==> onyx <==
## colour_change
module colour_change #
(
    parameter DATA_WIDTH = 24  
)
(
    input  wire                   clk,
    input  wire                   n_rst,
    input  wire [DATA_WIDTH-1:0] i_vid_data,
    input  wire                  i_vid_hsync,
    input  wire                  i_vid_vsync,
    input  wire                  i_vid_VDE,
    output reg [DATA_WIDTH-1:0] o_vid_data,
    output reg                  o_vid_hsync,
    output reg                  o_vid_vsync,
    output reg                  o_vid_VDE,
    input wire [3:0] btn,
    input wire [3:0] sw,
    output wire [3:0] led 
);
Settings: LEC_CHECK=0, ABC_AREA=1, CAP_MARGIN=20, CORE_MARGIN=2, CORE_UTILIZATION=72, CTS_CLUSTER_DIAMETER=223, PLACE_DENSITY=0.36, SETUP_SLACK_MARGIN=1.55, SLEW_MARGIN=20; clock period 13.4 ns.
run.sh (not shown) runs the stock make flow with config.mk's settings and CLKGATE_MAP_FILE=.
==> zinc: changes against onyx <==
ABC_AREA = not set   (was 1)
CORE_UTILIZATION = 40   (was 72)
CTS_CLUSTER_DIAMETER = not set   (was 223)
GPL_ROUTABILITY_DRIVEN = 0   (was not set)
GPL_TIMING_DRIVEN = 0   (was not set)
PLACE_DENSITY = not set   (was 0.36)
SETUP_SLACK_MARGIN = not set   (was 1.55)
SLEW_MARGIN = 35   (was 20)
==> flow/constraint.sdc (replaced) <==
create_clock -name core_clock -period 20.0 [get_ports {clk}]
set_input_delay 4.0000 -clock core_clock [delete_from_list [all_inputs] [get_ports {clk}]]
set_output_delay 4.0000 -clock core_clock [all_outputs]
set_load 0.01 [all_outputs]
==> notes <==
- Of zinc and onyx, zinc has the higher area after synthesis (gap 8.1%, measured against onyx).
- zinc completed with no timing, DRC or antenna violations. onyx stopped in 5_1_grt with ODB-0269.
- Against onyx, the synthesized cell count of zinc is smaller by 4.0%.
- Of onyx and zinc, zinc has the higher die area (gap about 50%, measured against zinc).
==> figures <==
quantity                                                                  onyx        zinc
Run status                                                      did not finish  no timing/DRC/antenna violations
Stage where the flow stopped                                           5_1_grt           -
Site Rows                                                                   67          93
Avg Inst Size Synth                                                   7.47 µm²    8.41 µm²
Post-Place Cell Area                                                0.0259 mm²  0.0280 mm²
HPWL reported at the end of detailed placement                        45900 µm    53900 µm
Area of the mapped netlist                                          0.0242 mm²  0.0261 mm²
Area share of the leading cell type in the synthesized netlist           0.198       0.183
Effective utilization at floorplan                                       0.726       0.405
Setup fix buffers added after clock tree synthesis                         117           0
Number of port buffers                                                      59          58
Unique masters post-synth                                                   83         146
AO/OA Area Share                                                         0.106       0.231
Die x size                                                              187 µm      260 µm
Adders+Majority by Area                                                  0.203       0.199
Yosys stat area                                                     0.0242 mm²  0.0261 mm²


==> exp/garnet: inputs <==
==> flow/design.v <==
`timescale 1ns / 1ps
module skin_detection(
    input clk,
    input n_rst,
    input [23:0] i_vid_data,
    input i_vid_hsync,
    input i_vid_vsync,
    input i_vid_VDE,
    input [3:0] sw,
    output reg [23:0] o_vid_data,
    output reg o_vid_hsync,
    output reg o_vid_vsync,
    output reg o_vid_VDE
);
    localparam [7:0] skin_y = 8'd80;
    localparam [7:0] skin_cb_min = 8'd70;  
    localparam [7:0] skin_cb_max = 8'd135;  
    localparam [7:0] skin_cr_min = 8'd120;  
    localparam [7:0] skin_cr_max = 8'd180;   
    reg signed [8:0] y, ytemp;
    reg signed [8:0] cb;
    reg signed [8:0] cr;
    reg signed [8:0] rtemp,gtemp,btemp, rtemp2, gtemp2, btemp2;
    localparam [7:0] r  = 8'd255;
    localparam [7:0] g = 8'd0;
    localparam [7:0] b = 8'd255;
    wire [7:0] red, green, blue;
    assign {red, blue, green} = i_vid_data;
    wire hsync = i_vid_hsync;
    wire vsync = i_vid_vsync;
    wire VDE = i_vid_VDE;
    always @(posedge clk) begin
        if(sw == 4'd1) begin
        ytemp <= 16+ (256*red+green*645+blue*98)/1000;
        cb <= (577*(btemp-ytemp))/1000+128;
        cr <= (713*(rtemp-ytemp))/1000+128;
        y <= ytemp;
        rtemp <= red;
        gtemp <= green;
        btemp <= blue;
        rtemp2 <= rtemp;
        gtemp2 <= gtemp;
        btemp2 <= btemp;
        if(y > skin_y && skin_cb_min < cb && skin_cb_max > cb && skin_cr_min < cr && skin_cr_max > cr) begin
            o_vid_data[23:16] <= rtemp2;
            o_vid_data[15:8] <= btemp2;
            o_vid_data[7:0] <= gtemp2;
        end else begin
            o_vid_data[23:16] <= r;
            o_vid_data[15:8] <= b;
            o_vid_data[7:0] <= g;
        end
        o_vid_hsync <=  hsync;
        o_vid_vsync <=  vsync;
        o_vid_VDE <=  VDE;
    end
    end
endmodule
`timescale 1ns / 1ps
module inversion(
    input clk,
    input n_rst,
    input [23:0] i_vid_data,
    input i_vid_hsync,
    input i_vid_vsync,
    input i_vid_VDE,
    input [3:0] sw,
    output reg [23:0] o_vid_data,
    output reg o_vid_hsync,
    output reg o_vid_vsync,
    output reg o_vid_VDE
);
    wire [7:0] red, green, blue;
    assign {red, green, blue} = i_vid_data;
 always @(posedge clk) begin
        if(sw == 4'd2) begin
            o_vid_data[23:16] <= 255-red;
            o_vid_data[15:8] <= 255-green;
            o_vid_data[7:0] <= 255-blue;
        end
        o_vid_hsync <= i_vid_hsync;
        o_vid_vsync <=  i_vid_vsync;
        o_vid_VDE <=  i_vid_VDE;
        end
endmodule
`timescale 1ns / 1ps
module position(
input clk,
    input n_rst,
    input [23:0] i_vid_data,
    input i_vid_hsync,
    input i_vid_vsync,
    input i_vid_VDE,
    input [3:0] sw,
    output reg [23:0] o_vid_data,
    output reg o_vid_hsync,
    output reg o_vid_vsync,
    output reg o_vid_VDE
);
    wire [7:0] red, green, blue;
    reg [16:0] vcount, hcount;
    reg [16:0] vcount_q, hcount_q;
    assign {red, blue, green} = i_vid_data;
    always @* begin
        hcount = hcount_q;
        vcount = vcount_q;
        if(!n_rst) begin
            hcount = 0;
            vcount = 0;
        end else
            if(i_vid_VDE) begin
        if(hcount_q>=16'd1919) begin
            hcount = 0;
            if(vcount_q>=16'd1079)
                vcount =0;
         else vcount = vcount_q +1;
    end else hcount = hcount_q +1;
    end
    end
    always @(posedge clk) begin
        hcount_q <= hcount;
        vcount_q <= vcount;
    end
    wire [7:0] grey = (3*red)/100 + (59*green)/100 + (11*blue)/100;
     always @(posedge clk) begin
           if(sw == 4'd3) begin
             if (hcount > 200 && hcount < 800) begin
                o_vid_data[23:16] <= grey;
                 o_vid_data[15:8] <= grey; 
                 o_vid_data[7:0] <= grey;         
           end
           else
             o_vid_data <= i_vid_data;
           end
           o_vid_hsync <= i_vid_hsync;
           o_vid_vsync <=  i_vid_vsync;
           o_vid_VDE <=  i_vid_VDE;
           end
endmodule
`timescale 1ns / 1ps
module colour_change #
(
    parameter DATA_WIDTH = 24  
)
(
    input  wire                   clk,
    input  wire                   n_rst,
    input  wire [DATA_WIDTH-1:0] i_vid_data,
    input  wire                  i_vid_hsync,
    input  wire                  i_vid_vsync,
    input  wire                  i_vid_VDE,
    output reg [DATA_WIDTH-1:0] o_vid_data,
    output reg                  o_vid_hsync,
    output reg                  o_vid_vsync,
    output reg                  o_vid_VDE,
    input wire [3:0] btn,
    input wire [3:0] sw,
    output wire [3:0] led 
);
 assign led = 4'd0;
 wire [23:0] out1, out2,out3;
   wire hsync, vsync, vde, hsync2, vsync2, vde2, hsync3, vsync3, vde3;
   always@* begin
       case(sw)
           4'd1:begin o_vid_data=out1;
           o_vid_hsync = hsync;
           o_vid_vsync = vsync;
           o_vid_VDE = vde;
           end
           4'd2: begin 
            o_vid_data=out2;
            o_vid_hsync = hsync2;
            o_vid_vsync = vsync2;
            o_vid_VDE = vde2;
           end
           4'd3: begin 
           o_vid_data=out3;
           o_vid_hsync = hsync3;
           o_vid_vsync = vsync3;
           o_vid_VDE = vde3;
          end
          default: begin
           o_vid_data=i_vid_data;
           o_vid_hsync = i_vid_hsync;
           o_vid_vsync = i_vid_vsync;
           o_vid_VDE = i_vid_VDE;
           end
       endcase
   end
   skin_detection skin(.clk(clk), .n_rst(n_rst), .i_vid_data(i_vid_data), .i_vid_hsync(i_vid_hsync), .i_vid_vsync(i_vid_vsync), .i_vid_VDE(i_vid_VDE), .o_vid_data(out1), .o_vid_hsync(hsync), .o_vid_vsync(vsync), .o_vid_VDE(vde), .sw(sw));
   inversion inverse(.clk(clk), .n_rst(n_rst), .i_vid_data(i_vid_data), .i_vid_hsync(i_vid_hsync), .i_vid_vsync(i_vid_vsync), .i_vid_VDE(i_vid_VDE), .o_vid_data(out2), .o_vid_hsync(hsync2), .o_vid_vsync(vsync2), .o_vid_VDE(vde2), .sw(sw));
   position pos(.clk(clk), .n_rst(n_rst), .i_vid_data(i_vid_data), .i_vid_hsync(i_vid_hsync), .i_vid_vsync(i_vid_vsync), .i_vid_VDE(i_vid_VDE), .o_vid_data(out3), .o_vid_hsync(hsync3), .o_vid_vsync(vsync3), .o_vid_VDE(vde3), .sw(sw));
endmodule
==> flow/run.sh <==
#!/bin/bash
# the make line also repeats each setting of config.mk as NAME=value (left out here)
make -C /OpenROAD-flow-scripts/flow DESIGN_CONFIG=/design/flow/config.mk WORK_HOME=/design/flow/orfs CLKGATE_MAP_FILE= finish
==> flow/config.mk <==
export PLATFORM = sky130hd
export DESIGN_NAME = colour_change
export DESIGN_NICKNAME = colour_change
export VERILOG_FILES = /design/flow/design.v
export SDC_FILE = /design/flow/constraint.sdc
export NUM_CORES = 4
export LEC_CHECK = 0
export CAP_MARGIN = 20
export CORE_ASPECT_RATIO = 0.71
export CORE_MARGIN = 2
export CORE_UTILIZATION = 70
export CTS_CLUSTER_SIZE = 37
export HOLD_SLACK_MARGIN = 0.3
export SETUP_SLACK_MARGIN = 0.42
export SLEW_MARGIN = 20
export TNS_END_PERCENT = 5
==> flow/constraint.sdc <==
create_clock -name core_clock -period 12.9 [get_ports {clk}]
set_input_delay 2.5800 -clock core_clock [delete_from_list [all_inputs] [get_ports {clk}]]
set_output_delay 2.5800 -clock core_clock [all_outputs]
set_load 0.01 [all_outputs]
==> exp/raven (differences from exp/garnet) <==
- ABC_AREA: not set -> 1
- CORE_ASPECT_RATIO: 0.71 -> not set
- CORE_UTILIZATION: 70 -> 72
- CTS_CLUSTER_DIAMETER: not set -> 184
- CTS_CLUSTER_SIZE: 37 -> 98
- HOLD_SLACK_MARGIN: 0.3 -> not set
- SETUP_SLACK_MARGIN: 0.42 -> not set
==> flow/constraint.sdc (replaced) <==
create_clock -name core_clock -period 13.4 [get_ports {clk}]
set_input_delay 2.6800 -clock core_clock [delete_from_list [all_inputs] [get_ports {clk}]]
set_output_delay 2.6800 -clock core_clock [all_outputs]
set_load 0.01 [all_outputs]
==> exp/umber (differences from exp/garnet) <==
- CORE_ASPECT_RATIO: 0.71 -> 0.65
- CORE_UTILIZATION: 70 -> 40
- CTS_CLUSTER_SIZE: 37 -> not set
- GPL_TIMING_DRIVEN: not set -> 0
- HOLD_SLACK_MARGIN: 0.3 -> not set
- SETUP_SLACK_MARGIN: 0.42 -> 5.0
- SLEW_MARGIN: 20 -> 25
- TNS_END_PERCENT: 5 -> not set
==> flow/constraint.sdc (replaced) <==
create_clock -name core_clock -period 20.0 [get_ports {clk}]
set_input_delay 4.0000 -clock core_clock [delete_from_list [all_inputs] [get_ports {clk}]]
set_output_delay 4.0000 -clock core_clock [all_outputs]
set_load 0.01 [all_outputs]
==> notes <==
Against exp/raven, the sequential share of layout area of exp/umber is lower by 2.9 points. Of exp/raven and exp/umber, exp/umber has the higher wire length (gap 21%, measured against exp/umber). Setup slack: exp/raven is lower than exp/umber (4.2 ns). Of exp/raven and exp/umber, exp/raven has the higher critical path depth (gap 21). exp/garnet did not get past clock tree synthesis, error DPL-0033. exp/raven produced a clean layout. exp/umber completed with no timing, DRC or antenna violations.
